==> design/flow/design.v <==
module PPU (
    input clk,
    input rst,
    input i_en,
    input [32-1:0] data_in,
    input [11:0] scaling_factor,
    output logic[6:0] data_out,
    output logic valid,
    output logic [31:0] data_in_out
);
logic [32 - 1:0] relu_out;
logic [32:0] data_shift;
logic [7:0] data_quant;
logic [8:0] data_temp;
always @(*) begin
    relu_out = (data_in[32 - 1])? 32'd0 : data_in;
    /*verilator lint_off WIDTHEXPAND*/
    /*verilator lint_off WIDTHTRUNC*/
    data_shift = ({relu_out, 1'b0} / scaling_factor);
    /*verilator lint_on WIDTHTRUNC*/
    /*verilator lint_on WIDTHEXPAND*/
    data_temp = (data_shift > 127)? 254 : data_shift[8:0] + {8'b0, data_shift[0]};
end
always @(posedge clk) begin
    if(rst) begin
        valid <= 1'd0;
        data_out <= 7'd0;
        data_in_out <= 32'd0;
    end
    else begin
        valid <= i_en;
        data_out <= (i_en)? data_temp[7:1] : 7'd0;
        data_in_out <= data_in;
    end
end
endmodule
==> design/flow/constraint.sdc <==
create_clock -name core_clock -period 65.9 [get_ports {clk}]
set_input_delay 13.1800 -clock core_clock [delete_from_list [all_inputs] [get_ports {clk}]]
set_output_delay 13.1800 -clock core_clock [all_outputs]
set_load 0.01 [all_outputs]
==> design/flow/config.mk <==
export PLATFORM = sky130hd
export DESIGN_NAME = PPU
export DESIGN_NICKNAME = PPU
export VERILOG_FILES = /design/flow/design.v
export SDC_FILE = /design/flow/constraint.sdc
export NUM_CORES = 4
export LEC_CHECK = 0
export ABC_AREA = 1
export CAP_MARGIN = 0
export CORE_ASPECT_RATIO = 0.7
export CORE_MARGIN = 2
export CORE_UTILIZATION = 72
export CTS_CLUSTER_DIAMETER = 341
export CTS_CLUSTER_SIZE = 98
export HOLD_SLACK_MARGIN = -0.05
export PLACE_DENSITY = 0.43
export SLEW_MARGIN = 20
export TNS_END_PERCENT = 15
==> design/flow/run.sh <==
#!/bin/bash
# the make line also repeats each setting of config.mk as NAME=value (left out here)
make -C /OpenROAD-flow-scripts/flow DESIGN_CONFIG=/design/flow/config.mk WORK_HOME=/design/flow/orfs CLKGATE_MAP_FILE= finish
==> results of run 1 <==
[per-stage QoR]
stage | worst slack (ns) | cell area (µm²) | hold slack, ns
2_1_floorplan | -16.16 | 28800 | 13.30
3_3_place_gp | -7.99 | 40500 | 13.73
==> run notes, run 1 <==
Implementation results are summarized by area below.

Synth
For reference, full adder, half adder and majority cells occupy 14.8% of the area reported after synthesis. The number of flops mapped to enable cells by yosys is 0. The share of the Yosys chip area taken by registers is 2.86%. The unique cell type count in the Yosys netlist is 85.

The post-synthesis compound-gate area fraction is 14.8%. The cell total in the yosys stat output is 4484. In the synthesized netlist, the number of instances is 4484. The post-synthesis async set-or-reset flop share is 0%.

The share of cell area taken by muxes after synthesis is 0%. By count the netlist is led by nand2_1 (986), inv_1 (578), nor2_1 (355), ha_1 (331), o21ai_0 (276). Synthesis inferred 40 register bits. The cell-mix breakdown from Yosys lists the XOR/XNOR area share as 8.48%. The cell area after technology mapping is 28000 µm².

The post-synthesis net count is 4862. The most frequent cell after synthesis is nand2_1. The warning tally printed by Yosys for this design is 1. The post-synthesis area per instance is 6.24 µm².

The chip area from the yosys synthesis statistics is 28000 µm². By area the synthesized netlist is led by ha_1 (15%), nand2_1 (13%), inv_1 (7.8%). The dominant non-sequential cell family after synthesis is simple AND/OR/NAND/NOR gates.

The area fraction of the largest cell type after synthesis is 14.8%. Sorting the Yosys area breakdown by cell type puts at the top ha_1. The simple-gate share of the synthesized area is 46.0%.

The most instantiated flip-flop cell in the synthesis netlist is dfxtp_1.

Floorplan
For this design the top-level I/O count stands at 87. According to the floorplan report, the die width is 240 µm. The vertical extent of the die is 169 µm. The core region is 38400 µm². The overall die size recorded for this design is 40500 µm². The floorplan has 60 rows.

In the floorplan report the effective utilization is 72.9%.

Place
RePlAce ended its routability-driven mode at a weighted congestion of 1.02. The quantity of I/O buffers inserted on ports is 86.

Run status
The first error in the log reads "[ERROR DPL-0038] Utilization greater than 100%, impossible to legalize". The flow did not finish. The last stage reached is detailed placement (3_5_place_dp).
==> run 2, diff against run 1 <==
CAP_MARGIN = 20   (was 0)
CORE_ASPECT_RATIO = not set   (was 0.7)
CORE_UTILIZATION = 63   (was 72)
CTS_CLUSTER_DIAMETER = not set   (was 341)
HOLD_SLACK_MARGIN = not set   (was -0.05)
PLACE_DENSITY = not set   (was 0.43)
clock period = 72.6 ns   (was 65.9 ns; I/O delays follow)
==> run 2 against run 1 <==
The flow stops in clock tree synthesis (4_1_cts). Synthesized cell count unchanged. Die area grew 14%. Synthesized area stayed put.
==> run notes, run 2 <==
Implementation results are summarized by area below.

Synth
Of the total synthesized cell area, the portion taken by AND-OR and OR-AND cells is 14.8%. The cell total in the yosys stat output is 4484. The cell area after technology mapping is 28000 µm². The post-synthesis area per instance is 6.24 µm². For this run, asynchronously set or reset flops after synthesis account for 0%. Looking at the cell usage after synthesis, the top flip-flop cell is dfxtp_1. The area share of the largest cell type after synthesis is 14.8%.

Ranked by instance count, the synthesized netlist is headed by nand2_1 (986), inv_1 (578), nor2_1 (355), ha_1 (331), o21ai_0 (276). The portion of synthesized area spent on multiplexers is 0%. The cell type with the largest total area is ha_1. Counting the warning lines in the Yosys log gives 1. Counting flops and latches in the post-synthesis netlist gives 40. After synthesis, the largest family of logic cells by area is simple AND/OR/NAND/NOR gates.

For this run the top cell type by instance count after synthesis was nand2_1. The cell-mix breakdown from Yosys lists the adder-cell area share as 14.8%. The unique cell type count in the Yosys netlist is 85. The number of flops mapped to enable cells by yosys is 0. The main area contributors are ha_1 (15%), nand2_1 (13%), inv_1 (7.8%). For this run, the register share of the synthesized area comes to 2.86%. After Yosys synthesis, XOR and XNOR cells account for 8.48% of the synthesized area. The simple-gate share of the synthesized area is 46.0%. Counting every net in the synthesized netlist gives 4862.

The cell count after synthesis is 4484. The synthesized netlist has a Yosys-reported chip area of 28000 µm².

Place
The last weighted congestion value of the routability-driven placer is 0.996. The cell count after placement is 6609. Detailed placement ended at an HPWL of 92800 µm.

The quantity of I/O buffers inserted on ports is 86.

Run status
The tool reported: "[ERROR DPL-0038] Utilization greater than 100%, impossible to legalize". The run stopped with a tool error. The last stage reached is clock tree synthesis (4_1_cts).

Floorplan
The placement row count is 77. Before placement the cells fill 63.5% of the core. The core region is 44000 µm². The vertical die dimension reported for this design is 215 µm. According to the floorplan report, the total die area is 46100 µm². During I/O placement, the number of pins put on the boundary was 87. The die is 215 µm wide.
## run 2: stage by stage
step / setup WS [ns] / cell area (µm²)
2_1_floorplan: -10.80 / 28800
3_3_place_gp: -2.62 / 40900
3_5_place_dp: -8.28 / 40900
==> run 3, diff against run 2 <==
ABC_AREA = not set   (was 1)
CORE_UTILIZATION = 68   (was 63)
CTS_CLUSTER_DIAMETER = 298   (was not set)
CTS_CLUSTER_SIZE = 32   (was 98)
HOLD_SLACK_MARGIN = -0.09   (was not set)
TNS_END_PERCENT = 5   (was 15)
clock period = 101.0 ns   (was 72.6 ns; I/O delays follow)
==> run 3 against run 2 <==
The run fails in global routing (5_1_grt). Synthesized cell count down 25%. Synthesized area down 15%. Die area down 21%.
==> run notes, run 3 <==
Implementation results are summarized by area below.

Synth
The chip area from the yosys synthesis statistics is 23700 µm². In this run the mean area of a mapped cell was 7.07 µm². Summing the areas of all and, or, nand and nor instances in the mapped netlist gives 30.3% of the synthesized area. Sorting the synthesized cells by how often they occur yields ha_1 (331), nor2_1 (324), nand2_1 (281), nor3_1 (238), o21a_1 (206). In the synthesized netlist the async set-or-reset flop fraction comes to 0%. For this run the top cell type by instance count after synthesis was ha_1. The cell total in the yosys stat output is 3358. The area share of the largest cell type after synthesis is 17.4%.

By area the synthesized netlist is led by ha_1 (17%), o21a_1 (6.5%), nor2_1 (5.1%). The most instantiated flip-flop cell in the synthesis netlist is dfxtp_1. For reference, XOR and XNOR gates occupy 7.00% of the area reported after synthesis.

After Yosys synthesis, full adders, half adders and majority gates account for 17.5% of the synthesized area. The cell area after technology mapping is 23700 µm². The cell count after synthesis is 3358.

For reference, the top logic cell family by area is AND-OR/OR-AND gates. The unique cell type count in the Yosys netlist is 138. The sequential area share after synthesis is 3.37%. Counting flops with a built-in enable in the synthesized netlist gives 0. For reference, compound AND-OR and OR-AND cells occupy 34.5% of the area reported after synthesis.

The number of warnings reported in the yosys synthesis log is 1. The cell type that accounts for the most area after synthesis is ha_1. After synthesis, the share of cell area in mux cells is 4.15%. The number of synthesized register bits is 40. The post-synthesis net count is 3736.

Floorplan
In this run the vertical extent of the chip is 191 µm. The die width is 191 µm. For reference, the placement row count at floorplan is 68.

87 I/O pins were placed. The total die size is 36400 µm². In the floorplan report the effective utilization is 68.9%. After floorplanning, the core was sized to cover 34500 µm².

CTS
The root buffer cell chosen for the clock tree is clkbuf_16. The maximum clock path buffer count is 2. In this run the number of H-tree levels came out at 2.

CTS added clock buffers totalling 5. The number of clock sinks is 40.

Run status
The last stage reached is global routing (5_1_grt). The tool reported: "[ERROR GRT-0232] Routing congestion too high. Check the congestion heatmap in the GUI". The flow did not finish.

GRT
The global-route congestion overflow total is 1134. The combined global-route utilization of all metal layers is 94.9%.

Place
The quantity of I/O buffers inserted on ports is 86. The placed instances occupy a cell area of 27700 µm². The HPWL after detailed placement is 64500 µm. The last weighted congestion value of the routability-driven placer is 1.05.
## run 3: through the flow
| stage | setup slack [ns] | hold WS, ns | util (%) | TNS (ns) | cells |
|---|---|---|---|---|---|
| 2_1_floorplan | -3.60 | 20.27 | - | -23.91 | 3358 |
| 3_3_place_gp | -2.62 | 20.79 | 80.4 | -17.11 | 4094 |
| 3_5_place_dp | -5.33 | 20.79 | 80.4 | -35.89 | 4094 |
| 4_1_cts | 0.000334 | 20.51 | 87.4 | 0 | 4297 |
## run 3: repair_timing
item / 4_1_cts
buffers inserted: 189
pin swaps: 168
hold buffers: 0
gates resized: 161
endpoints found under the setup margin: 7
gates cloned: 6
## run 3: layer usage
| layer | overflow | track usage [%] |
|---|---|---|
| met1 | 59 | 90.3 |
| met4 | 303 | 102 |
| met5 | 16 | 67.2 |
| met3 | 46 | 83.5 |
| met2 | 710 | 109 |
==> run 4, diff against run 3 <==
ABC_AREA = 0   (was not set)
CAP_MARGIN = 0   (was 20)
CORE_ASPECT_RATIO = 1.69   (was not set)
CORE_UTILIZATION = 65   (was 68)
CTS_CLUSTER_DIAMETER = not set   (was 298)
CTS_CLUSTER_SIZE = not set   (was 32)
GPL_ROUTABILITY_DRIVEN = 1   (was not set)
HOLD_SLACK_MARGIN = not set   (was -0.09)
MIN_ROUTING_LAYER = met1   (was not set)
SLEW_MARGIN = 40   (was 20)
TNS_END_PERCENT = not set   (was 5)
clock period = 143.0 ns   (was 101.0 ns; I/O delays follow)
==> run 4 against run 3 <==
Now clean on timing, DRC and antenna. Synthesized area did not move. Die area rose by 4.7%. Synthesized cell count unchanged.
==> run notes, run 4 <==
This memo summarizes the results of the implementation run.

Job
The max-cap check violation count is 0. The number of warning messages in the logs is 30.

Timing
On the final layout, the worst hold slack is 28.88 ns. The final report lists the setup-violating endpoint count as 0. In the final report, the number of hold violations comes to 0. The post-route fraction of the period consumed by the critical path is 93.9%. The measured slew at the worst slew-check pin is 0.913 ns. The final period demand of the worst path is 134.33 ns. Setup repair after global routing left no endpoint under its margin. The number of pins with negative max-slew slack in the final report is 0.

Per the slew report, the remaining headroom to the max-slew limit stands at 38.8%. The worst path setup slack after routing is 8.67 ns. Setup total negative slack on the finished layout was measured at 0 ns. The maximum achievable frequency is 7.44 MHz.

Synth
The post-synthesis xor/xnor area fraction is 7.00%. After Yosys synthesis, AND-OR and OR-AND compound gates account for 34.5% of the synthesized area. The share of synthesized area in the top cell type comes to 17.4%. The area fraction in full adders, half adders and majority gates is 17.5%. The most instantiated flip-flop cell in the synthesis netlist is dfxtp_1. The simple-gate share of the synthesized area is 30.3%.

In this run the cell area of the synthesized design comes to 23700 µm². After technology mapping, the gate count stands at 3358. The number of flops mapped to enable cells by yosys is 0. For this run, the chip area from Yosys synthesis comes to 23700 µm². Counting the warning lines in the Yosys log gives 1. The cell type that accounts for the most area after synthesis is ha_1. The share of cell area taken by muxes after synthesis is 4.15%.

The post-synthesis async set-or-reset flop share is 0%. The synthesis run shows the most used standard cells to be ha_1 (331), nor2_1 (324), nand2_1 (281), nor3_1 (238), o21a_1 (206). The cell total in the yosys stat output is 3358. Per the synthesis report, the number of distinct cell types is 138. Among all cell types in the netlist, the one instantiated most often is ha_1.

The post-synthesis area per instance is 7.07 µm². Summing the sequential cell areas from Yosys gives 3.37% of the chip area. In the post-synthesis netlist, the biggest area contributors are ha_1 (17%), o21a_1 (6.5%), nor2_1 (5.1%). The post-synth register bit count is 40. Among the non-sequential cells, AND-OR/OR-AND gates take the most area. The post-synthesis net count is 3736.

Critical path
The family with the most delay on the worst path is AND-OR/OR-AND gates. Per STA, the startpoint of the critical path is scaling_factor[0]. Looking at the critical path, the single cell with the biggest stage delay is nor2_2. The critical path endpoint has a required time of 143.21 ns. The critical path ends at data_out[2]. By instance count, the cell type seen most on the critical path is o21a_1. The sort of element at the start of the critical path is an input pin.

The logic depth of the worst setup path including buffers is 441. Max fanout on the critical path was recorded as 30. The delay contributed by the slowest stage of the critical path is 0.70 ns. The critical path capture point type is a register. The sum of buffers and inverters on the critical path is 23. The type of the worst setup path is in -> reg. The arrival time of data at the critical path endpoint is 134.54 ns.

Route
Nets still carrying antenna violations after routing amount to 0. The final antenna diode tally reported by the flow is 0. The detailed-route wire length is 81600 µm. The iteration count of the initial detailed-routing pass is 6. The routed design shows a via density per instance of 7.05.

Per the log, the first TritonRoute iteration ended with a DRC count of 1663. The final routed DRC violation total is 0. TritonRoute output was used to compute an average wire per cell of 21.1 µm. The total number of vias is 27.3k.

CTS
The library cell used as clock root buffer is clkbuf_16. The clock tree synthesis step divided the H-tree into 2 levels. The tree built by TritonCTS fans out to 40 sinks. The TritonCTS clock tree is built. The clock transition at the registers of the reported paths is 0.08 ns. The count of instances resized after the clock tree is built is 0. The maximum clock path buffer count is 2.

The number of clock buffers added by TritonCTS is 5. Buffers added to address setup during post-CTS repair amount to 0. The count of hold-fix buffers inserted at cts is 0.

Floorplan
For this configuration, the core starts out at a cell density of 65.6%. The die is 151 µm wide. According to the floorplan report, the die height is 252 µm. The chip occupies 38100 µm². The floorplan has 91 rows. The total area inside the core boundary comes to 36200 µm². 87 I/O pins were placed.

Min path
STA lists the startpoint of the worst hold path as data_in[23]. According to the hold report, the worst path is of the in -> reg type. The number of cells on the worst hold path is 2. The worst hold path terminates at data_in_out[23].

GRT
The initial antenna violation count is 3. The combined global-route utilization of all metal layers is 41.9%. The via count of the first global-routing pass is 26.8k. The first global-routing pass estimated 131000 µm of wire. The global-route congestion overflow total is 0. The largest net degree at the start of global routing is 35.

Place
The area of placed instances is 25000 µm². The count of buffers added on input and output ports is 86. The cell count after placement is 3861. In the placement report, post-DP HPWL is listed as 63700 µm. Routability-driven placement finished with a final weighted congestion of 0.980. The post-placement setup slack is 10.35 ns.

Finish
The utilization of the core after routing is 69.9%. The final layout net count is 3783. The flow measured a signed area growth from synthesis to layout of 6.50%. The cell area after layout is 25300 µm². The final cell count without fillers is 3871.

Run status
The flow ran to the end and the layout has no timing, DRC or antenna violations.
[run 4: layout make-up]
cell class,instances,area [µm²]
fill,3194,10900
clock inverter,3,46.3
clock buffer,5,125
sequential,40,801
inverter,82,308
timing repair buffer,121,1130
tap,465,582
multi-input combinational,3155,22300
[run 4: layer usage]
metal	up-vias	GRT usage (%)	part of all wire, %
met1	12800	43.6	36
li1	13000	-	-
met4	6	30.4	8.3
met5	-	0	0.045
met3	455	10.6	7.7
met2	1080	72.1	48
==> run 5, diff against run 4 <==
ABC_AREA = 1   (was 0)
CORE_ASPECT_RATIO = 1.46   (was 1.69)
CORE_UTILIZATION = 61   (was 65)
TNS_END_PERCENT = 5   (was not set)
clock period = 102.0 ns   (was 143.0 ns; I/O delays follow)
==> run 5 against run 4 <==
Count of clock-buffer cells in the layout stayed put. Still clean. Critical path depth up 98. Synthesized area is 18% higher. Design area grew 18%.
==> run notes, run 5 <==
This memo summarizes the results of the implementation run.

Synth
Yosys mapped a number of flops with a built-in enable equal to 0. The share of cell area taken by muxes after synthesis is 0%. The synthesis run shows the most used standard cells to be nand2_1 (986), inv_1 (578), nor2_1 (355), ha_1 (331), o21ai_0 (276). The simple-gate share of the synthesized area is 46.0%. The most common cell in the synthesized netlist is nand2_1.

The area share of the largest cell type after synthesis is 14.8%. Summing the sequential cell areas from Yosys gives 2.86% of the chip area. After synthesis, the largest family of logic cells by area is simple AND/OR/NAND/NOR gates.

Per the synthesis report, the XOR/XNOR share of the synthesized area is 8.48%. In this run, the synthesized area fraction spent on AND-OR/OR-AND gates is recorded as 14.8%. Counting the warning lines in the Yosys log gives 1. The cell area after technology mapping is 28000 µm². The number of synthesized register bits is 40. Summing the areas of all fa, ha and maj instances in the mapped netlist gives 14.8% of the synthesized area. The most instantiated flip-flop cell in the synthesis netlist is dfxtp_1. The cell total in the yosys stat output is 4484.

The post-synthesis area per instance is 6.24 µm². According to the Yosys statistics, the synthesized design has a chip area of 28000 µm². The unique cell type count in the Yosys netlist is 85.

By area the synthesized netlist is led by ha_1 (15%), nand2_1 (13%), inv_1 (7.8%). The post-synthesis net count is 4862. The synthesis report gives the async set-or-reset register share as 0%. The cell type with the largest total area is ha_1.

The cell count after synthesis is 4484.

Route
The routed design has 78000 µm of wire. Dividing the detail-routed wire length by the instance count gives 15.1 µm. The repair_antennas step left the layout with diodes totalling 0. The total number of vias is 28.6k.

The final routed DRC violation total is 0. The iteration count recorded for the first detailed-route pass is 8. The detail route stage leaves a number of antenna-violating nets equal to 0.

The number of vias per cell is 5.53. The detailed router finished its first iteration with 1114 violations.

Min path
The most critical min-delay path falls under in -> reg. The worst hold path begins at data_in[31]. The hold path endpoint is data_in_out[31]. The number of cells on the worst hold path is 4.

Timing
In the final timing run, aggregate negative setup slack is 0 ns. Endpoints failing hold in the final report were tallied at 0. The number of failing setup endpoints in the final timing report is 0. The critical path in the final layout is reported with a setup slack of 7.65 ns. The measured slew at the worst slew-check pin is 0.796 ns. The post-route fraction of the period consumed by the critical path is 92.5%. The worst hold margin is 20.56 ns. The final period demand of the worst path is 94.35 ns. Headroom to the max-slew limit came out at 46.9%. The maximum achievable frequency is 10.6 MHz. The number of pins with negative max-slew slack in the final report is 0.

CTS
The clock transition at the registers of the reported paths is 0.08 ns. The number of clock sinks is 40. The maximum clock path buffer count is 2.

The number of buffers created by CTS is 5. The TritonCTS clock tree is built. The H-tree generated during clock tree synthesis spans 2 levels. The library cell used as clock root buffer is clkbuf_16.

The post-CTS hold buffer count recorded in the log is 0.

Critical path
Per the OpenROAD timing report, the critical path contains 539 cells. The critical path capture point type is a register. For reference, the critical path is captured by data_out[4].

Tracing the worst setup path back leads to its startpoint at scaling_factor[0]. The report shows a maximum critical-path fanout of 34. The required arrival time at the worst endpoint is 102.19 ns.

The timing report notes that buffer and inverter cells on the critical path total 96. The arrival time of data at the worst endpoint is listed as 94.54 ns. The type of the worst setup path is in -> reg.

The worst setup path is launched from an input pin. The cell occurring most often along the worst timing path is nand2_1. The delay contributed by the slowest stage of the critical path is 0.58 ns. Looking at the critical path, the single cell with the biggest stage delay is clkdlybuf4s50_1. The family with the most delay on the worst path is AND-OR/OR-AND gates.

Place
For this run the detailed placement stage logged an HPWL of 62800 µm. The last weighted congestion value of the routability-driven placer is 0.928. Before CTS, the worst setup slack after placement is -0.654 ns. Input and output buffers added on the ports amount to 86.

Floorplan
In this run the vertical extent of the chip is 263 µm. In this run the full chip footprint comes out at 47600 µm². According to the I/O placement log, the pin count is 87. The floorplan core area is 45200 µm². The share of the core filled by cells before placement is 61.9%. In this run the core area contains 94 standard-cell rows.

The die width is 181 µm.

GRT
The global-route congestion overflow total is 0. The initial antenna violation count is 2. The via count of the first global-routing pass is 26.8k. The global routing report lists combined usage of all routing layers as 31.2%. Entering global routing, the biggest net connects 35 pins. The first-pass GRT wire length is 125000 µm.

Finish
The final layout net count is 4973. The relative area change from synthesis to final layout is 6.95%.

Job
The tool flagged a number of max-cap violations equal to 0. Across all stage logs, warnings added up to 30.

Run status
The run finished with no timing, DRC or antenna violations.
[run 5: layer usage]
| layer | share of wire [%] | vias to the layer above | GRT usage [%] |
|---|---|---|---|
| li1 | - | 15000 | - |
| met1 | 40 | 12900 | 33.2 |
| met2 | 53 | 524 | 63.0 |
| met3 | 2.6 | 209 | 1.79 |
| met4 | 4.6 | 2 | 11.9 |
| met5 | 0.017 | - | 0 |
[run 5: cell type report]
cell class / count / area [µm²]
clock inverter: 3 / 46.3
sequential: 40 / 801
clock buffer: 5 / 125
timing repair buffer: 172 / 1520
timing repair inverter: 3 / 15.0
inverter: 687 / 2840
multi-input combinational: 3686 / 23800
tap: 576 / 721
fill: 4404 / 15300
[run 5: timing repair]
item	CTS	global route
hold endpoints to repair	0	0
gates resized	2	92
buffers inserted	0	66
setup endpoints to repair	6	7
pin swaps	1	28
gates cloned	1	11
[run 5: through the flow]
step | area (µm²) | instances | util, %
2_1_floorplan | 28000 | 4484 | -
3_3_place_gp | 28800 | 5086 | 63.8
3_5_place_dp | 28800 | 5086 | 63.8
4_1_cts | 29000 | 5095 | 64.3
5_1_grt | 29900 | 5172 | 66.2
6_report | 29900 | 5172 | 66.2
==> run 6, diff against run 5 <==
CAP_MARGIN = 20   (was 0)
CORE_ASPECT_RATIO = not set   (was 1.46)
CORE_UTILIZATION = 68   (was 61)
GPL_ROUTABILITY_DRIVEN = not set   (was 1)
MIN_ROUTING_LAYER = not set   (was met1)
SLEW_MARGIN = 20   (was 40)
TNS_END_PERCENT = not set   (was 5)
clock period = 84.7 ns   (was 102.0 ns; I/O delays follow)
==> run 6 against run 5 <==
Still clean. Final cell count grew 3.4%. Utilization grew 16 points. Worst hold slack lost 3.4 ns. First-iteration DRC count grew 150%. Flip-flop count is the same. Non-clock buffer count grew 210. Design area grew 12%. Synthesized cell count is the same. Via count grew 10%. Largest cell class unchanged. Highest routed layer is now met4.
==> run notes, run 6 <==
This memo summarizes the results of the implementation run.

Critical path
The arrival time of data at the critical path endpoint is 82.61 ns. Among all stages on the critical path, the maximum delay recorded is 0.39 ns. The origin of the worst setup path is scaling_factor[0]. The timing report notes that buffer and inverter cells on the critical path total 104. The end point of the critical path is data_out[0]. The critical path capture point type is a register.

The worst setup path is launched from an input pin. The cell occurring most often along the worst timing path is inv_1. The slowest stage of the critical path belongs to the cell ha_1. The type of the worst setup path is in -> reg. The timing report lists the critical path depth as 518 cells. The kind of cell with the highest combined delay along the critical path is simple AND/OR/NAND/NOR gates.

Max fanout on the critical path was recorded as 12. According to the timing report, the data required time at the worst endpoint equals 84.92 ns.

GRT
The global-route congestion overflow total is 0. The first-pass GRT wire length is 130000 µm. Entering global routing, the biggest net connects 35 pins.

The via count of the first global-routing pass is 26.8k. The combined global-route utilization of all metal layers is 36.8%. The initial antenna violation count is 0.

Route
In this run, the number of DRC markers left after iteration 0 of detailed routing was 2730. The per-cell routed wire length is 16.9 µm. The antenna cell count is 0. Dividing the detail-routed via count by the number of cells gives 5.89. The number of routed nets with antenna violations is 0. The iteration count of the initial detailed-routing pass is 6. The final routed DRC violation total is 0. The detailed-route wire length is 90400 µm. Summing over every cut layer, the via total after detailed routing is 31.5k.

Timing
The final max-slew violation count recorded for this run is 0. The maximum achievable frequency is 12.1 MHz. The final critical path takes up 97.3% of the cycle. The measured slew at the worst slew-check pin is 0.963 ns. Subtracting the final worst setup slack from the clock period gives 82.39 ns.

The number of failing setup endpoints in the final timing report is 0. Across all checked pins, the minimum headroom to the slew limit is 35.8%. In the final report, the number of hold violations comes to 0.

Setup slack closes at 2.31 ns. Adding up every negative setup slack in the final design gives 0 ns. On the final layout, the worst hold slack is 17.13 ns.

Floorplan
The number of placed I/O pins is 87. The die width is 207 µm. In this run the standard cell core region covers 40700 µm². The share of the core filled by cells before placement is 68.6%. The overall die size recorded for this design is 42800 µm². The placement row count is 74. The vertical extent of the die is 207 µm.

Synth
The number of nets in the synthesized netlist is 4862. Averaged over all synthesized cells, the footprint is 6.24 µm². Yosys attributes the largest share of cell area to ha_1 (15%), nand2_1 (13%), inv_1 (7.8%). Counting every instance in the synthesized netlist gives 4484. Counting flops with a built-in enable in the synthesized netlist gives 0. By count the netlist is led by nand2_1 (986), inv_1 (578), nor2_1 (355), ha_1 (331), o21ai_0 (276). The sequential area share after synthesis is 2.86%. The area fraction in full adders, half adders and majority gates is 14.8%. The post-synthesis xor/xnor area fraction is 8.48%. Per the synthesis report, the AND-OR/OR-AND share of the synthesized area is 14.8%.

The most frequent cell after synthesis is nand2_1. Warnings reported by Yosys during synthesis add up to 1. The share of cell area taken by muxes after synthesis is 0%.

Per the synth log, the flip-flop and latch total comes to 40. The post-synthesis async set-or-reset flop share is 0%. The area share of the largest cell type after synthesis is 14.8%. The cell total in the yosys stat output is 4484. The gate-level netlist out of Yosys references 85 unique cell types. The simple-gate share of the synthesized area is 46.0%. The cell area after technology mapping is 28000 µm². The dominant non-sequential cell family after synthesis is simple AND/OR/NAND/NOR gates. In the synthesized netlist the dominant register cell turns out to be dfxtp_1. The cell type with the largest total area is ha_1. The chip area from the yosys synthesis statistics is 28000 µm².

CTS
The number of buffers created by CTS is 5. Looking at the clock tree report, the root buffer type is clkbuf_16. The maximum clock path buffer count is 2. The clock transition at the registers of the reported paths is 0.09 ns. The H-tree generated during clock tree synthesis spans 2 levels. In this run, post-CTS hold repair placed 0 buffers. The number of clock sinks came to 40. TritonCTS built the clock tree.

Finish
The count of filler cells inserted in the layout is 2927. The final layout net count is 5192. Summing all multi-input logic gate instances after layout gives 25800 µm². The post-route utilization of the core is recorded as 82.5%. The relative area change from synthesis to final layout is 20.1%. For this run, the number of standard cells in the final layout without fillers is 5347. Across the whole layout, storage elements account for 801 µm². The cell area after layout is 33600 µm².

Place
The quantity of I/O buffers inserted on ports is 86. Summed over all nets, the half-perimeter wirelength after detailed placement is 64000 µm. The cell count after placement is 5113. Routability-driven placement finished with a final weighted congestion of 0.997.

Per the detailed placement report, the placed cell area equals 30300 µm². STA on the placed design reports a worst setup slack of -2.07 ns.

Job
The number of warning messages in the logs is 30. The number of maximum-capacitance violations recorded for the run is 0.

Min path
Checking hold timing, the worst path is listed with class in -> reg. The endpoint of the worst hold path is reported as data_in_out[1]. Hold analysis shows the worst path with a depth of 3. The worst hold path begins at data_in[1].

Run status
The flow ran to the end and the layout has no timing, DRC or antenna violations.
==> run 6: cell type report <==
| cell class | instances | share of cell area, % |
|---|---|---|
| clock inverters | 3 | 0.138 |
| well taps | 532 | 1.98 |
| repair buffers | 382 | 9.43 |
| multi-input cells | 3686 | 76.8 |
| clock buffers | 5 | 0.372 |
| flip-flops and latches | 40 | 2.38 |
| inverters | 687 | 8.64 |
| repair inverters | 12 | 0.276 |
==> run 6: timing repair <==
item                       CTS  global route
setup buffers               14           190
resized                     10           297
setup endpoints to repair    7             7
cloned                       7            15
pin swaps                    8           212
==> run 6: routing by layer <==
layer	track usage (%)	up-vias	share of wire, %
met3	3.30	357	7.2
met5	0	-	0
li1	-	15400	-
met4	13.0	0	5.2
met1	47.9	14300	42
met2	63.4	1337	46
==> run 7, diff against run 6 <==
CORE_ASPECT_RATIO = 1.4   (was not set)
CORE_UTILIZATION = 64   (was 68)
CTS_CLUSTER_DIAMETER = 168   (was not set)
CTS_CLUSTER_SIZE = 99   (was not set)
PLACE_DENSITY = 0.35   (was not set)
TNS_END_PERCENT = 10   (was not set)
clock period = 59.1 ns   (was 84.7 ns; I/O delays follow)
==> run 7 against run 6 <==
The run now fails in clock tree synthesis (4_1_cts). Synthesized cell count unchanged. Die area is 6.2% higher. Synthesized area is the same.
==> run notes, run 7 <==
Implementation results are summarized by area below.

Synth
The area fraction in full adders, half adders and majority gates is 14.8%. The top cell type by area accounts for 14.8% of the synthesized area. The post-synthesis compound-gate area fraction is 14.8%. By area, the combinational part of the netlist is dominated by simple AND/OR/NAND/NOR gates. The chip area from the yosys synthesis statistics is 28000 µm². For reference, the mux area share after synthesis is 0%. Per the synth stats, the flop cell with the highest instance count is dfxtp_1. The post-synthesis net count is 4862. In the Yosys report the total cell count is 4484. The number of warnings reported in the yosys synthesis log is 1. The sequential area share after synthesis is 2.86%. By instance count, the leading cell after synthesis is nand2_1.

The mapped netlist covers 28000 µm². Per the synth stats, the proportion of register bits with asynchronous set or reset is 0%. After synthesis, the cell types taking the most area are ha_1 (15%), nand2_1 (13%), inv_1 (7.8%). In this run, synthesis produced a sequential element count of 40. Sorting the Yosys area breakdown by cell type puts at the top ha_1. Per the synthesis report, the simple-gate share of the synthesized area is 46.0%.

The synthesized netlist devotes 8.48% of its cell area to XOR and XNOR gates. After synthesis, the mean cell area works out to 6.24 µm². In the synthesized netlist, the cells that appear most often are nand2_1 (986), inv_1 (578), nor2_1 (355), ha_1 (331), o21ai_0 (276). Counting flops with a built-in enable in the synthesized netlist gives 0. The cell count after synthesis is 4484. Counting distinct cell types in the post-synthesis netlist gives 85.

Run status
The flow did not finish. The first error in the log reads "[ERROR DPL-0038] Utilization greater than 100%, impossible to legalize". According to the logs, the last stage reached was clock tree synthesis (4_1_cts).

Place
Detailed placement ended at an HPWL of 105000 µm. During placement, the flow inserted port buffers numbering 86. The number of placed instances, taps included, is 6598. After detailed placement, the total cell area comes to 41000 µm². Per the gpl log, the routability congestion estimate is 1.01.

Floorplan
After floorplanning, the core was sized to cover 43100 µm². According to the floorplan report, the die height is 251 µm. During I/O placement, the number of pins put on the boundary was 87.

The share of the core filled by cells before placement is 64.8%. The placement row count is 90. The floorplan step set the die width to 181 µm. The total die size is 45400 µm².
run 7: per-stage QoR:
| step | setup TNS [ns] | setup slack (ns) | utilization (%) |
|---|---|---|---|
| 2_1_floorplan | -150.30 | -21.60 | - |
| 3_3_place_gp | -91.24 | -13.17 | 95.0 |
| 3_5_place_dp | -142.19 | -20.50 | 95.0 |
==> run 8, diff against run 7 <==
ABC_AREA = 0   (was 1)
CAP_MARGIN = 25   (was 20)
CELL_PAD_IN_SITES_DETAIL_PLACEMENT = 1   (was not set)
CELL_PAD_IN_SITES_GLOBAL_PLACEMENT = 3   (was not set)
CORE_ASPECT_RATIO = not set   (was 1.4)
CORE_UTILIZATION = 48   (was 64)
CTS_CLUSTER_DIAMETER = not set   (was 168)
CTS_CLUSTER_SIZE = 57   (was 99)
GPL_ROUTABILITY_DRIVEN = 1   (was not set)
GPL_TIMING_DRIVEN = 0   (was not set)
MAX_ROUTING_LAYER = met4   (was not set)
MIN_ROUTING_LAYER = met1   (was not set)
PLACE_DENSITY = not set   (was 0.35)
PLACE_DENSITY_LB_ADDON = 0.21   (was not set)
SLEW_MARGIN = 25   (was 20)
TNS_END_PERCENT = 85   (was 10)
clock period = 107.0 ns   (was 59.1 ns; I/O delays follow)
==> run 8 against run 7 <==
The flow stops in global placement without I/O (3_1_place_gp_skip_io). Die area rose by 13%. Synthesized cell count fell by 25%. Synthesized area fell by 15%.
==> run notes, run 8 <==
Implementation results are summarized by area below.

Run status
The run stopped with a tool error. It got as far as global placement without I/O (3_1_place_gp_skip_io) and failed there. The first error in the log reads "[ERROR FLW-0024] Place density exceeds 1.0 (current PLACE_DENSITY_LB_ADDON =  0.21). Please check if the value of  PLACE_DENSITY_LB_ADDON is between 0 and 0.99".

Synth
For this design, Yosys synthesis ends with a cell count of 3358. The number of synthesized register bits is 40. Summing the areas of all xor and xnor instances in the mapped netlist gives 7.00% of the synthesized area. The area share of the largest cell type after synthesis is 17.4%. The dominant non-sequential cell family after synthesis is AND-OR/OR-AND gates.

The post-synthesis async set-or-reset flop share is 0%. The post-synthesis area per instance is 7.07 µm². ha_1 takes more of the synthesized area than any other cell. The commonest register cell is dfxtp_1. The mapped netlist covers 23700 µm². The post-synthesis net count is 3736. For reference, the mux area share after synthesis is 4.15%.

The commonest cells after synthesis are ha_1 (331), nor2_1 (324), nand2_1 (281), nor3_1 (238), o21a_1 (206). The number of flops mapped to enable cells by yosys is 0. The sequential area share after synthesis is 3.37%. The cell count after synthesis is 3358. The area fraction in full adders, half adders and majority gates is 17.5%. The simple-gate share of the synthesized area is 30.3%. The number of warnings reported in the yosys synthesis log is 1.

The post-synthesis compound-gate area fraction is 34.5%. The synthesized netlist contains 138 unique library cells. In the post-synthesis netlist, the biggest area contributors are ha_1 (17%), o21a_1 (6.5%), nor2_1 (5.1%).

The most frequent cell after synthesis is ha_1. After synthesis, the chip area reported by Yosys is 23700 µm².

Floorplan
For reference, the placement row count at floorplan is 81. The total die size is 51300 µm². For this configuration, the core starts out at a cell density of 48.6%.

The die width is 226 µm. The floorplan core area is 48800 µm². The vertical extent of the die is 226 µm.
==> run 9, diff against run 8 <==
ABC_AREA = not set   (was 0)
CAP_MARGIN = 20   (was 25)
CELL_PAD_IN_SITES_DETAIL_PLACEMENT = not set   (was 1)
CELL_PAD_IN_SITES_GLOBAL_PLACEMENT = not set   (was 3)
CORE_ASPECT_RATIO = 1.15   (was not set)
CORE_UTILIZATION = 40   (was 48)
CTS_CLUSTER_DIAMETER = 279   (was not set)
CTS_CLUSTER_SIZE = 10   (was 57)
GPL_ROUTABILITY_DRIVEN = not set   (was 1)
GPL_TIMING_DRIVEN = not set   (was 0)
HOLD_SLACK_MARGIN = 0.14   (was not set)
MAX_ROUTING_LAYER = not set   (was met4)
PLACE_DENSITY = 0.79   (was not set)
PLACE_DENSITY_LB_ADDON = not set   (was 0.21)
TNS_END_PERCENT = not set   (was 85)
clock period = 205.0 ns   (was 107.0 ns; I/O delays follow)
==> run 9 against run 8 <==
The run now finishes clean. Synthesized cell count stayed put. Die area is 20% higher. Synthesized area stayed put.
==> run notes, run 9 <==
This memo summarizes the results of the implementation run.

CTS
CTS saw 40 sinks. The number of buffers created by CTS is 5. CTS placed an instance of clkbuf_16 at the clock tree root. The H-tree depth reported by CTS is 2. The count of hold-fix buffers inserted at cts is 0. Looking at the worst setup and hold paths, the clock pins of their registers show a slew of 0.07 ns. The maximum clock path buffer count is 2. Per the repair_timing log after CTS, setup buffers inserted total 0.

The count of instances resized after the clock tree is built is 0. TritonCTS built the clock tree.

Timing
The worst hold margin is 41.28 ns. The number of failing setup endpoints in the final timing report is 0. Setup slack on the critical path of the routed design comes to 59.61 ns. Setup repair after global routing left no endpoint under its margin. The final hold violation count is 0. The final period demand of the worst path is 145.39 ns. Adding up every negative setup slack in the final design gives 0 ns. The post-route fraction of the period consumed by the critical path is 70.9%. The maximum achievable frequency is 6.88 MHz. The worst-case max-slew headroom was logged as 27.2%. The number of pins with negative max-slew slack in the final report is 0. The measured slew at the worst slew-check pin is 1.08 ns.

GRT
Entering global routing, the biggest net connects 35 pins. Summed over all layers, the global routing overflow is 0. Global routing used 22.6% of the available tracks across all layers.

The initial antenna violation count is 0. The via count of the first global-routing pass is 24.7k. The first-pass GRT wire length is 119000 µm.

Finish
The final layout net count is 3778. The relative area change from synthesis to final layout is 7.45%. For this run, the number of standard cells in the final layout without fillers is 4177.

Synth
The area recorded from the Yosys report for this design is 23700 µm². In the post-synthesis netlist, the biggest area contributors are ha_1 (17%), o21a_1 (6.5%), nor2_1 (5.1%). The area fraction in full adders, half adders and majority gates is 17.5%. Per the Yosys statistics, synthesis produced 3358 cells. The unique cell type count in the Yosys netlist is 138. Per the post-synthesis stats, the area per cell is 7.07 µm². The cell area after technology mapping is 23700 µm². The cell type with the largest total area is ha_1.

Ranked by instance count, the synthesized netlist is headed by ha_1 (331), nor2_1 (324), nand2_1 (281), nor3_1 (238), o21a_1 (206). The most frequent cell after synthesis is ha_1. Of all flip-flops after synthesis, the portion carrying an async set or reset was 0%. The area share of the largest cell type after synthesis is 17.4%. The sequential area share after synthesis is 3.37%.

Once synthesis finished, the tally of register bits stood at 40. The simple-gate share of the synthesized area is 30.3%. The number of warnings reported in the yosys synthesis log is 1.

When the netlist entered floorplanning its net count stood at 3736. The post-synthesis compound-gate area fraction is 34.5%. The number of flops mapped to enable cells by yosys is 0. The dominant non-sequential cell family after synthesis is AND-OR/OR-AND gates. In the synthesized netlist, mux cells make up 4.15% of the area.

The most instantiated flip-flop cell in the synthesis netlist is dfxtp_1. The cell count after synthesis is 3358. The post-synthesis xor/xnor area fraction is 7.00%.

Place
The post-placement setup slack is 60.91 ns. The cell count after placement is 4169. Per the placement log, port buffering inserted 86 buffers. The HPWL after detailed placement is 57800 µm.

Routability-driven placement finished with a final weighted congestion of 1.00.

Run status
The run finished with no timing, DRC or antenna violations.

Critical path
STA classifies the critical path endpoint as a register. Per the timing report, the biggest fanout along the worst path comes to 34. Per the OpenROAD timing report, the critical path contains 436 cells.

The sum of buffers and inverters on the critical path is 19. The type of the worst setup path is in -> reg. The OpenROAD report gives the critical path a required time of 205.22 ns. The data arrival time reported for the critical path is 145.62 ns. The most critical setup path has its startpoint at data_in[31].

The worst setup path is launched from an input pin. The family with the most delay on the worst path is AND-OR/OR-AND gates. The slowest cell on the critical path is nor2_1. The cell occurring most often along the worst timing path is o21a_1.

The delay contributed by the slowest stage of the critical path is 0.77 ns. The end point of the critical path is data_out[0].

Route
The detail route stage leaves a number of antenna-violating nets equal to 0. The number of design-rule violations left by the first detailed-router iteration is 1955. In the routed netlist, the antenna diode instances number 0. For this run, the detailed router's first-pass iteration total came to 6.

The routed design shows a via density per instance of 6.32. The script logs the mean routed wire length per placed instance as 17.3 µm. The final routed DRC violation total is 0. After detailed routing, the total wire length is 72200 µm. The detailed router placed 26.4k vias in this run.

Floorplan
After floorplanning, the core was divided into 95 placement rows. The number of placed I/O pins is 87. The floorplan step records an initial core utilization of 40.5%.

The die width is 231 µm. The total die size is 61300 µm². The floorplan core area is 58600 µm². In this run the vertical extent of the chip is 265 µm.

Job
The number of warning messages in the logs is 28. The max-cap check violation count is 0.

Min path
In the hold report, the worst path ends at data_in_out[28]. Per the hold report, the tightest min-delay path originates at data_in[28]. Checking hold timing, the worst path is listed with class in -> reg. In the hold timing report, the worst path depth is 2.
==> run 9: layout make-up <==
type	instances	area, µm²
Fill cell	5960	33100
Multi-Input combinational cell	3155	22200
Timing Repair Buffer	116	1090
Tap cell	776	971
Sequential cell	40	801
Inverter	82	308
Clock buffer	5	125
Clock inverter	3	18.8
==> run 9: metrics by stage <==
stage	utilization, %	instance area, µm²
detailed placement	43.3	25400
CTS	43.5	25500
finish	43.5	25500
floorplan	-	23700
global placement	43.3	25400
global route	43.5	25500
==> run 9: routing by layer <==
metal  up-vias  GRT usage (%)  wire length, µm
li1      13000              -                -
met1     12200           27.5            30700
met2       927           40.0            33600
met3       260           1.92             4110
met4         0           10.9             3740
met5         -              0                0
==> run 10, diff against run 9 <==
CAP_MARGIN = 40   (was 20)
CORE_ASPECT_RATIO = 0.52   (was 1.15)
CORE_UTILIZATION = 57   (was 40)
CTS_CLUSTER_DIAMETER = 201   (was 279)
CTS_CLUSTER_SIZE = not set   (was 10)
GPL_ROUTABILITY_DRIVEN = 1   (was not set)
GPL_TIMING_DRIVEN = 0   (was not set)
HOLD_SLACK_MARGIN = not set   (was 0.14)
MIN_ROUTING_LAYER = not set   (was met1)
PLACE_DENSITY = not set   (was 0.79)
PLACE_DENSITY_LB_ADDON = 0.26   (was not set)
SETUP_SLACK_MARGIN = 5.0   (was not set)
SLEW_MARGIN = 20   (was 25)
clock period = 87.4 ns   (was 205.0 ns; I/O delays follow)
==> run 10 against run 9 <==
Synthesized area unchanged. Die area down 29%. The flow now stops in global routing (5_1_grt). Synthesized cell count unchanged.
==> run notes, run 10 <==
Implementation results are summarized by area below.

Synth
Warnings reported by Yosys during synthesis add up to 1. Counting every instance in the synthesized netlist gives 3358. The number of cells reported by Yosys stat comes to 3358.

The synthesized netlist has a Yosys-reported chip area of 23700 µm². The cell area after technology mapping is 23700 µm². The dominant non-sequential cell family after synthesis is AND-OR/OR-AND gates.

The area fraction in full adders, half adders and majority gates is 17.5%. By count the netlist is led by ha_1 (331), nor2_1 (324), nand2_1 (281), nor3_1 (238), o21a_1 (206). The cell type with the largest total area is ha_1.

The main area contributors are ha_1 (17%), o21a_1 (6.5%), nor2_1 (5.1%). The commonest register cell is dfxtp_1. The number of flops mapped to enable cells by yosys is 0. Per Yosys stat, the portion of area used by sequential elements is 3.37%. Counting every net in the synthesized netlist gives 3736. The unique cell type count in the Yosys netlist is 138. The number of synthesized register bits is 40. The most frequent cell after synthesis is ha_1. The synthesis run shows multiplexers occupying 4.15% of the cell area. The post-synthesis xor/xnor area fraction is 7.00%. The area share of the largest cell type after synthesis is 17.4%. After synthesis, the share of flip-flops with an asynchronous set or reset is 0%. The post-synthesis compound-gate area fraction is 34.5%. The simple-gate share of the synthesized area is 30.3%. The post-synthesis area per instance is 7.07 µm².

Floorplan
Per the OpenROAD floorplan log, the height of the die is 151 µm. Per the OpenROAD floorplan log, the area of the die is 43400 µm². The die width is 287 µm.

The floorplan step records an initial core utilization of 58.3%. The placement row count is 53. The number of placed I/O pins is 87. In this run the standard cell core region covers 40700 µm².

GRT
Overall routing resource usage recorded by global route was 89.8%. Global routing finished with a remaining overflow of 1070.

CTS
The tree built by TritonCTS fans out to 40 sinks. The library cell used as clock root buffer is clkbuf_16. The count of hold-fix buffers inserted at cts is 0.

CTS reports a maximum clock tree buffer depth of 2. The H-tree generated during clock tree synthesis spans 2 levels. TritonCTS created 5 clock buffers.

Run status
The run stopped with a tool error. The flow stopped in global routing (5_1_grt). The first error in the log reads "[ERROR GRT-0232] Routing congestion too high. Check the congestion heatmap in the GUI".

Place
Routability-driven placement finished with a final weighted congestion of 0.999. The HPWL after detailed placement is 76800 µm. During placement, the flow inserted port buffers numbering 86. The area of placed instances is 27100 µm².
run 10: timing repair:
action / CTS
setup endpoints to repair: 7
gates resized: 428
setup buffers: 545
pin swaps: 408
cloned: 7
hold endpoints to repair: 0
run 10: metal layers:
| metal | track usage [%] | GRT overflow |
|---|---|---|
| met5 | 78.2 | 6 |
| met4 | 83.4 | 247 |
| met3 | 82.4 | 111 |
| met2 | 101 | 564 |
| met1 | 89.0 | 142 |
run 10: stage by stage:
stage / instances / setup WS, ns
2_1_floorplan: 3358 / -13.65
3_3_place_gp: 3994 / -26.99
3_5_place_dp: 4010 / -29.23
4_1_cts: 4570 / -16.17
==> run 11, diff against run 10 <==
ABC_AREA = 0   (was not set)
CAP_MARGIN = 0   (was 40)
CORE_ASPECT_RATIO = not set   (was 0.52)
CORE_UTILIZATION = 66   (was 57)
CTS_CLUSTER_DIAMETER = not set   (was 201)
GPL_TIMING_DRIVEN = not set   (was 0)
MAX_ROUTING_LAYER = met4   (was not set)
MIN_ROUTING_LAYER = met1   (was not set)
PLACE_DENSITY_LB_ADDON = not set   (was 0.26)
SETUP_SLACK_MARGIN = not set   (was 5.0)
SLEW_MARGIN = 40   (was 20)
clock period = 150.0 ns   (was 87.4 ns; I/O delays follow)
==> run 11 against run 10 <==
Now clean on timing, DRC and antenna. Synthesized area unchanged. Die area decreased by 14%. Synthesized cell count unchanged.
==> run notes, run 11 <==
This memo summarizes the results of the implementation run.

Place
The final weighted congestion recorded by global placement is 1.05. The cell count after placement is 3854. The HPWL after detailed placement is 59900 µm. Once placement finished, the instance area stood at 25000 µm². The quantity of I/O buffers inserted on ports is 86.

Critical path
The required arrival time at the worst endpoint is 150.22 ns. STA classifies the critical path startpoint as an input pin. In this design, the largest share of critical-path delay is due to AND-OR/OR-AND gates. The origin of the worst setup path is data_in[31]. The logic depth of the worst setup path including buffers is 437. The sum of buffers and inverters on the critical path is 21. The critical path capture point type is a register. The report shows a maximum critical-path fanout of 34. The arrival time of data at the worst endpoint is listed as 134.91 ns. The type of the worst setup path is in -> reg. In this run the worst setup path terminates at data_out[0]. The longest incremental delay of any stage on the critical path is reported as 0.70 ns. Looking at the critical path, the single cell with the biggest stage delay is and3_1.

The cell occurring most often along the worst timing path is o21a_1.

Synth
The post-synthesis compound-gate area fraction is 34.5%. The cell type with the largest total area is ha_1. The number of warnings reported in the yosys synthesis log is 1. Per the synthesis report, the number of distinct cell types is 138. The number of flops mapped to enable cells by yosys is 0.

The number of synthesized register bits is 40. After synthesis, the largest area contributor takes up 17.4% of total cell area. The cell area after technology mapping is 23700 µm².

The cell count after synthesis is 3358. Of the synthesized area, sequential elements account for 3.37%. The most frequent cell after synthesis is ha_1.

The synthesis run identifies the leading combinational cell family as AND-OR/OR-AND gates. The post-synthesis net count is 3736. Summing the areas of all fa, ha and maj instances in the mapped netlist gives 17.5% of the synthesized area. The post-synthesis xor/xnor area fraction is 7.00%. By area the synthesized netlist is led by ha_1 (17%), o21a_1 (6.5%), nor2_1 (5.1%). In the synthesized netlist, the cells that appear most often are ha_1 (331), nor2_1 (324), nand2_1 (281), nor3_1 (238), o21a_1 (206). The most used flip-flop cell after synthesis is dfxtp_1. Of the total synthesized cell area, the portion taken by AND, OR, NAND and NOR gates is 30.3%.

The cell total in the yosys stat output is 3358. The post-synthesis area per instance is 7.07 µm². The synthesized netlist has a Yosys-reported chip area of 23700 µm².

For reference, the mux area share after synthesis is 4.15%. The post-synthesis async set-or-reset flop share is 0%.

Route
The number of vias per cell is 6.91. The number of design-rule violations left by the first detailed-router iteration is 2207. In this run the remaining antenna-violating nets after routing total 0.

The met1 wire length is 31200 µm. The routed design uses 35500 µm of met2 wire. The iteration count of the initial detailed-routing pass is 8. The per-cell routed wire length is 19.3 µm. Routed signal wires occupy layers up through met4. For this block, the via count after detailed routing is 26.7k. In the routed design, unresolved DRC markers number 0. The detailed-route wire length is 74700 µm. Detailed routing placed a total of 4410 µm of wire on met3.

Job
The max-cap check violation count is 0. The number of warning messages in the logs is 30.

GRT
The initial antenna violation count is 2. The global-route congestion overflow total is 0. The first-pass GRT wire length is 123000 µm.

The via count of the first global-routing pass was 25.6k. Entering global routing, the biggest net connects 35 pins. The combined global-route utilization of all metal layers is 39.1%.

Timing
The final period demand of the worst path is 134.69 ns. Across all checked pins, the minimum headroom to the slew limit is 34.7%. Post-route period utilization is reported as 89.8%. Setup repair after global routing left no endpoint under its margin.

Counting endpoints that fail hold in the final report gives 0. The final total negative setup slack is 0 ns. In the final report, the number of pins over their slew limit comes to 0. The measured slew at the worst slew-check pin is 0.970 ns.

The last timing report of the flow puts the setup violation total at 0. In this build the clock could be raised as far as 7.42 MHz.

Floorplan
The report lists the number of standard-cell rows as 69. The total die size is 37500 µm². Per the OpenROAD floorplan log, the area of the core is 35500 µm².

The number of placed I/O pins is 87. The vertical extent of the die is 194 µm. Once the floorplan was initialized, standard cells occupied 66.9% of the core.

The horizontal die dimension reported for this design is 194 µm.

Finish
The relative area change from synthesis to final layout is 6.02%. Excluding fillers, the count of instances in the completed layout stands at 3865. The area taken by sequential standard cells is reported as 801 µm². The finished cells cover 25200 µm². The area taken by multi-input combinational cells is reported as 22200 µm².

The final layout net count is 3779. The count of filler cells inserted in the layout is 3083. The utilization of the core after routing is 71.0%.

CTS
Looking at the post-CTS report, the setup buffer insertion count equals 0. The number of buffers created by CTS is 5. The report lists the number of cells resized after CTS as 0. Looking at the clock tree report, the root buffer type is clkbuf_16. The maximum clock path buffer count is 2.

The registers of the reported paths see a clock transition of 0.06 ns. For this design, the sink count on the clock tree is 40. After clock tree synthesis, the flow added hold-fix buffers numbering 0. The clock H-tree reported by CTS has 2 levels. TritonCTS built the clock tree.

Run status
The run finished with no timing, DRC or antenna violations.

Min path
The worst hold path begins at data_in[25]. The number of cells on the worst hold path is 2. Note that the worst hold path type here is in -> reg.

The hold path endpoint is data_in_out[25].
-- run 11: through the flow --
stage	setup slack [ns]	hold WS, ns
after floorplan	25.26	30.07
after global placement	18.50	30.59
after detailed placement	16.13	30.59
after CTS	16.14	30.29
after global routing	8.23	30.29
final	15.31	30.29
-- run 11: per-layer routing --
layer  vias to the layer above  global-route usage, %
li1                      13000                      -
met1                     12400                   45.9
met2                      1083                   68.0
met3                       253                   3.13
met4                         0                   17.6
met5                         -                      -
-- run 11: cell type report --
| type | count | area share, % |
|---|---|---|
| antenna | 2 | 0.0199 |
| clock buffer | 5 | 0.497 |
| clock inverter | 3 | 0.0745 |
| inverter | 82 | 1.22 |
| multi-input combinational | 3155 | 88.4 |
| sequential | 40 | 3.18 |
| tap | 461 | 2.29 |
| timing repair buffer | 117 | 4.36 |
==> run 12, diff against run 11 <==
CAP_MARGIN = 25   (was 0)
CELL_PAD_IN_SITES_DETAIL_PLACEMENT = 1   (was not set)
CELL_PAD_IN_SITES_GLOBAL_PLACEMENT = 2   (was not set)
CORE_UTILIZATION = 48   (was 66)
CTS_CLUSTER_SIZE = 57   (was not set)
GPL_TIMING_DRIVEN = 0   (was not set)
MIN_ROUTING_LAYER = met2   (was met1)
PLACE_DENSITY_LB_ADDON = 0.21   (was not set)
SLEW_MARGIN = 15   (was 40)
TNS_END_PERCENT = 85   (was not set)
clock period = 107.0 ns   (was 150.0 ns; I/O delays follow)
==> run 12 against run 11 <==
The flow now stops in global routing (5_1_grt). Synthesized area stayed put. Synthesized cell count stayed put. Die area is 37% higher.
==> run notes, run 12 <==
Implementation results are summarized by area below.

Synth
The area fraction in full adders, half adders and majority gates is 17.5%. The cell count after synthesis is 3358. The synthesized netlist has a Yosys-reported chip area of 23700 µm². The cell area after technology mapping is 23700 µm². The post-synthesis net count is 3736. The unique cell type count in the Yosys netlist is 138. In this run, synthesis produced a sequential element count of 40.

For reference, simple AND, OR, NAND and NOR cells occupy 30.3% of the area reported after synthesis. The post-synthesis area per instance is 7.07 µm². The cell total in the yosys stat output is 3358. Among the non-sequential cells, AND-OR/OR-AND gates take the most area.

The most frequent cell after synthesis is ha_1. The main area contributors are ha_1 (17%), o21a_1 (6.5%), nor2_1 (5.1%). In the Yosys report, the sequential cells make up 3.37% of the chip area. The cell type with the largest total area is ha_1. Warnings reported by Yosys during synthesis add up to 1. The number of flops mapped to enable cells by yosys is 0.

In the synthesized netlist the async set-or-reset flop fraction comes to 0%. The post-synthesis compound-gate area fraction is 34.5%. The most instantiated flip-flop cell in the synthesis netlist is dfxtp_1.

The post-synthesis xor/xnor area fraction is 7.00%. The share of synthesized area in the top cell type comes to 17.4%. The synthesis run shows the most used standard cells to be ha_1 (331), nor2_1 (324), nand2_1 (281), nor3_1 (238), o21a_1 (206). Measured against the total synthesized area, the mux share comes to 4.15%.

Floorplan
The chip occupies 51300 µm². The vertical extent of the die is 226 µm. The number of placed I/O pins is 87. Before placement the cells fill 48.6% of the core. The die width is 226 µm. The floorplan step defined a core boundary enclosing 48800 µm². In this run the core area contains 81 standard-cell rows.

GRT
After global routing the overflow that remains totals 1242. The combined global-route utilization of all metal layers is 100%.

Place
The pre-CTS setup check shows a worst slack of -15.51 ns. The last weighted congestion value of the routability-driven placer is 1.04. In this run the tool buffered the top-level ports with 86 buffer cells. After detailed placement, the total cell area comes to 26400 µm². The HPWL after detailed placement is 72800 µm.

Run status
The tool reported: "[ERROR GRT-0116] Global routing finished with congestion. Check the congestion regions in the DRC Viewer". The last stage reached is global routing (5_1_grt). The flow did not finish.

CTS
The clock passes through at most 2 buffers. The number of buffers created by CTS is 5. The number of clock sinks is 40. The H-tree depth reported by CTS is 2.

CTS placed an instance of clkbuf_16 at the clock tree root.
-- run 12: stage by stage --
stage          hold slack (ns)  std cells
2_1_floorplan            21.47       3358
3_3_place_gp             21.99       4108
3_5_place_dp             22.00       4114
4_1_cts                  21.69       4726
-- run 12: per-layer routing --
metal	track usage (%)	GRT overflow
met2	99.6	281
met1	-	-
met5	-	-
met4	91.8	238
met3	106	723
-- run 12: timing repair --
action                     CTS
gates resized              452
cloned                       5
setup buffers              604
pin swaps                  333
hold buffers                 0
setup endpoints to repair    7
==> run 13, diff against run 12 <==
ABC_AREA = not set   (was 0)
CAP_MARGIN = 20   (was 25)
CELL_PAD_IN_SITES_DETAIL_PLACEMENT = not set   (was 1)
CELL_PAD_IN_SITES_GLOBAL_PLACEMENT = not set   (was 2)
CORE_MARGIN = 4   (was 2)
CORE_UTILIZATION = 38   (was 48)
CTS_CLUSTER_SIZE = 38   (was 57)
GPL_ROUTABILITY_DRIVEN = not set   (was 1)
GPL_TIMING_DRIVEN = 1   (was 0)
MAX_ROUTING_LAYER = not set   (was met4)
MIN_ROUTING_LAYER = met1   (was met2)
PLACE_DENSITY_LB_ADDON = 0.11   (was 0.21)
SETUP_SLACK_MARGIN = 3.99   (was not set)
TNS_END_PERCENT = 20   (was 85)
clock period = 90.1 ns   (was 107.0 ns; I/O delays follow)
==> run 13 against run 12 <==
Now fails the layout checks on setup timing. Synthesized area unchanged. Synthesized cell count unchanged. Die area up 30%.
==> run notes, run 13 <==
This memo summarizes the results of the implementation run.

Timing
Looking at the max-slew report, the worst-margin pin has a slew of 1.11 ns. For reference, the final report shows the max-slew violation count at 0. For the finished layout, the period the worst path requires is 97.96 ns.

The worst path uses 109% of the clock period. The worst path setup slack after routing is -7.86 ns. The final total negative setup slack is -54.47 ns. Setup repair after global routing could not meet its margin everywhere. The final timing report counts setup violations totalling 7. Checking max transition, the worst relative margin is 25.1%. The final hold violation count is 0. Derived from the worst setup path, the maximum achievable clock frequency is 10.2 MHz.

Synth
The sequential area share after synthesis is 3.37%. The area share of the largest cell type after synthesis is 17.4%. In this run the mean area of a mapped cell was 7.07 µm². The simple-gate share of the synthesized area is 30.3%. Counting instances in the post-synthesis netlist gives the leading cell types as ha_1 (331), nor2_1 (324), nand2_1 (281), nor3_1 (238), o21a_1 (206). Of the total synthesized cell area, the portion taken by AND-OR and OR-AND cells is 34.5%. Per the synth stats, the proportion of register bits with asynchronous set or reset is 0%. The most frequent cell after synthesis is ha_1. Per the synthesis report, the dominant area consumer among library cells is ha_1. The synthesis run identifies the leading combinational cell family as AND-OR/OR-AND gates. The synthesized design contains 0 enable-type register cells.

The unique cell type count in the Yosys netlist is 138. The post-synthesis xor/xnor area fraction is 7.00%. Measured against the total synthesized area, the mux share comes to 4.15%. The chip area from the yosys synthesis statistics is 23700 µm². The most instantiated flip-flop cell in the synthesis netlist is dfxtp_1. The synthesis report lists the Yosys warning total as 1.

After synthesis the netlist holds a flip-flop and latch count of 40. Ranked by total cell area, the synthesized netlist is headed by ha_1 (17%), o21a_1 (6.5%), nor2_1 (5.1%). At floorplan, the net count of the design was reported as 3736.

In the Yosys report the total cell count is 3358. After synthesis the cells add up to 23700 µm². The area fraction in full adders, half adders and majority gates is 17.5%. The synthesized netlist handed to floorplanning was reported with a cell count of 3358.

Critical path
The delay contributed by the slowest stage of the critical path is 0.56 ns. The critical path capture point type is a register. On the critical path the largest part of the delay comes from AND-OR/OR-AND gates.

The required time at the worst endpoint is listed as 90.34 ns. The type of the worst setup path is in -> reg. STA classifies the critical path startpoint as an input pin.

Per STA, the endpoint of the critical path is data_out[1]. On the critical path the data arrives at 98.20 ns. The most numerous cell type found on the critical path is o21a_1. Looking at the critical path, the single cell with the biggest stage delay is or4_4. The sum of buffers and inverters on the critical path is 47. The logic depth of the worst setup path including buffers is 459.

Of all nets on the critical path, the largest fanout is 8. OpenSTA lists the critical path startpoint as data_in[30].

Finish
The flow measured a signed area growth from synthesis to layout of 67.3%. The final layout net count is 5389. For this run, the share of the core covered by cells in the final layout is 64.3%. The count of filler cells inserted in the layout is 5429.

GRT
The first-pass GRT wire length is 170000 µm. The initial antenna violation count is 3. Summed over all routing layers, the global router reports a total usage of 30.2%. The via count of the first global-routing pass is 33.5k. Summed over all layers, the global routing overflow is 0. The largest net degree at the start of global routing is 34.

Floorplan
During I/O placement, the number of pins put on the boundary was 87. The core region is 61800 µm². The floorplan step defined a die boundary enclosing 66600 µm². The placement row count is 91. The vertical extent of the die is 258 µm. Per the OpenROAD floorplan log, the width of the die is 258 µm. The share of the core area taken by cells at floorplan is 38.4%.

Route
The final routed DRC violation total is 0. In this run, the number of DRC markers left after iteration 0 of detailed routing was 1956. The detailed-route wire length is 106000 µm. Per the detail_route report, the via count comes to 33.0k. The iteration count of the initial detailed-routing pass is 5.

The script logs the ratio of routed vias to standard cells as 5.64. The per-cell routed wire length is 18.0 µm. Once detail routing completed, the nets flagged for antenna violations numbered 0.

Place
Buffers placed on the I/O ports in this run total 86. The HPWL after detailed placement is 85200 µm. The last weighted congestion value of the routability-driven placer is 0.961.

CTS
TritonCTS built the clock tree. The number of clock sinks came to 40. Counting along the longest clock path gives a buffer depth of 2. In this run the number of H-tree levels came out at 2. The number of buffers created by CTS is 5.

The timing report gives the clock slew at the launch and capture registers of the worst setup and hold paths as 0.08 ns. The root buffer cell chosen for the clock tree is clkbuf_16. The count of hold-fix buffers inserted at cts is 0.

Run status
The run finished, with violations left. The checks that failed were setup timing.

Min path
In this run the most critical hold path is launched from data_in[30]. The hold path endpoint is data_in_out[30]. The number of cells on the worst hold path is 2. The kind of path behind the tightest hold check is in -> reg.

Job
The tool warning count for the run is 31. Per the run summary, max-cap violations total 0.
## run 13: metal layers
layer	wire (µm)	GRT usage, %
met3	5210	3.30
met4	3830	10.1
met5	22	0
met1	46400	38.1
met2	50000	53.6
## run 13: cell type report
type	instances	area [µm²]	area share (%)
antenna	2	5.00	0.0126
clock buffer	5	125	0.315
clock inverter	3	46.3	0.116
inverter	82	315	0.793
multi-input combinational	3157	24100	60.6
sequential	40	801	2.02
tap	837	1050	2.64
timing repair buffer	1725	13300	33.5
## run 13: per-stage QoR
stage	cells	cell area (µm²)	setup slack, ns	hold WS [ns]
floorplan	3358	25000	-12.32	18.09
global placement	5687	37300	-7.63	18.62
detailed placement	5687	37300	-9.91	18.62
CTS	5810	38900	-7.46	18.31
global route	5849	39700	-12.34	18.34
finish	5851	39700	-7.86	18.32
## run 13: repair_timing
action	in CTS	in global routing
pin swaps	115	138
cloned	4	0
setup endpoints to repair	7	7
setup buffers	111	38
resized	118	104
